## division
module division(input clk, input rst, input start, input [31:0] dividendo, divisor,
                output [31:0] cociente, residuo, output done);
For scale: ~130 I/O pins, about 7100 sq um of cells after synthesis.
clock: 4.78 ns
lec_check: 0
abc_area: 1
cap_margin: 20
core_aspect_ratio: 0.7
core_margin: 2
core_utilization: 72
cts_cluster_diameter: 373
cts_cluster_size: 100
place_density: 0.35
setup_slack_margin: 0.61
slew_margin: 20
tns_end_percent: 5
run.sh (not shown) runs the stock make flow with config.mk's settings and CLKGATE_MAP_FILE=.
The baseline completed without violations.
==> next run, changes <==
Settings changed: CORE_ASPECT_RATIO 0.7 to not set, CORE_UTILIZATION 72 to 68, CTS_CLUSTER_DIAMETER 373 to not set, CTS_CLUSTER_SIZE 100 to not set, PLACE_DENSITY 0.35 to 0.6, TNS_END_PERCENT 5 to not set.
Clock period 4.78 ns to 2.46 ns, I/O delays scaled along.
Result: The changed run reached the layout checks and failed them: setup timing; cell area rises by roughly a tenth; worst hold slack gets better by 0.0039 ns; power rises by well over a third; core utilization rises by 6.1 points; clock-buffer cell count rises by 1; final cell count rises by a little under a tenth; via count rises by a quarter to a third; synthesized area stays the same.

========
Starting RTL as in the previous note.
==> flow/config.mk <==
export PLATFORM = sky130hd
export DESIGN_NAME = division
export DESIGN_NICKNAME = division
export VERILOG_FILES = /design/flow/design.v
export SDC_FILE = /design/flow/constraint.sdc
export NUM_CORES = 4
export LEC_CHECK = 0
export ABC_AREA = 0
export CAP_MARGIN = 0
export CELL_PAD_IN_SITES_GLOBAL_PLACEMENT = 3
export CORE_MARGIN = 4
export CORE_UTILIZATION = 26
export CTS_CLUSTER_DIAMETER = 233
export CTS_CLUSTER_SIZE = 98
export GPL_TIMING_DRIVEN = 0
export HOLD_SLACK_MARGIN = 0.18
export MAX_ROUTING_LAYER = met4
export PLACE_DENSITY_LB_ADDON = 0.05
export SLEW_MARGIN = 0
==> flow/constraint.sdc <==
create_clock -name core_clock -period 3.96 [get_ports {clk}]
set_input_delay 0.7920 -clock core_clock [delete_from_list [all_inputs] [get_ports {clk}]]
set_output_delay 0.7920 -clock core_clock [all_outputs]
set_load 0.01 [all_outputs]
The starting point finished clean.
Next try:
CAP_MARGIN = 30   (was 0)
CELL_PAD_IN_SITES_GLOBAL_PLACEMENT = default   (was 3)
CORE_MARGIN = 2   (was 4)
CORE_UTILIZATION = 65   (was 26)
CTS_CLUSTER_SIZE = default   (was 98)
GPL_TIMING_DRIVEN = default   (was 0)
HOLD_SLACK_MARGIN = default   (was 0.18)
MAX_ROUTING_LAYER = default   (was met4)
PLACE_DENSITY_LB_ADDON = 0.09   (was 0.05)
SLEW_MARGIN = 20   (was 0)
clock period = 4.9 ns   (was 3.96 ns; I/O delays follow)
Effect: Die area is lower by 61%; clock skew came out higher by 0.0091 ns; power drops by 20%; first-iteration DRC count came out higher by 9.0%; final cell count falls by 25%; wire length decreases by 14%.
Next try:
CORE_MARGIN = 4   (was 2)
CORE_UTILIZATION = 26   (was 65)
CTS_CLUSTER_SIZE = 98   (was default)
PLACE_DENSITY = 0.95   (was default)
PLACE_DENSITY_LB_ADDON = default   (was 0.09)
TNS_END_PERCENT = 15   (was default)
What happened: The changed run completed with no timing, DRC or antenna violations. Die size is higher to 2.6 times its value. Global-route usage is lower by 14 points. Final cell count is higher by a quarter to a third. Fmax is about the same. Total power is lower slightly. Core utilization is lower by 48 points.
Next try:
CORE_MARGIN = 2   (was 4)
CORE_UTILIZATION = 72   (was 26)
CTS_CLUSTER_SIZE = 81   (was 98)
PLACE_DENSITY = default   (was 0.95)
PLACE_DENSITY_LB_ADDON = 0.09   (was default)
SETUP_SLACK_MARGIN = -0.15   (was default)
TNS_END_PERCENT = default   (was 15)
Effect:
- The changed run ran to the end with no violations
- global-route usage is higher by 21 points
- die area shrinks by 64%
- worst setup slack got worse by 0.062 ns
Next try:
CORE_UTILIZATION = 70   (was 72)
CTS_CLUSTER_SIZE = default   (was 81)
GPL_ROUTABILITY_DRIVEN = 0   (was default)
PLACE_DENSITY_LB_ADDON = default   (was 0.09)
SETUP_SLACK_MARGIN = default   (was -0.15)
clock period = 2.46 ns   (was 4.9 ns; I/O delays follow)
Outcome: The changed run produced a layout that fails on setup timing; setup slack gets worse by 1.9 ns; clock skew is higher by 0.0031 ns; wire length is higher by roughly a tenth; sequential share of layout area is lower by 2.5 points; synthesized cell count does not change; final cell count is higher by a few percent; first-iteration DRC count is lower by a few percent; clock-buffer cell count is higher by 3; cell area is higher by a few percent; combinational power is higher by well over a third.
Power is estimated from default activity; no workload was simulated.
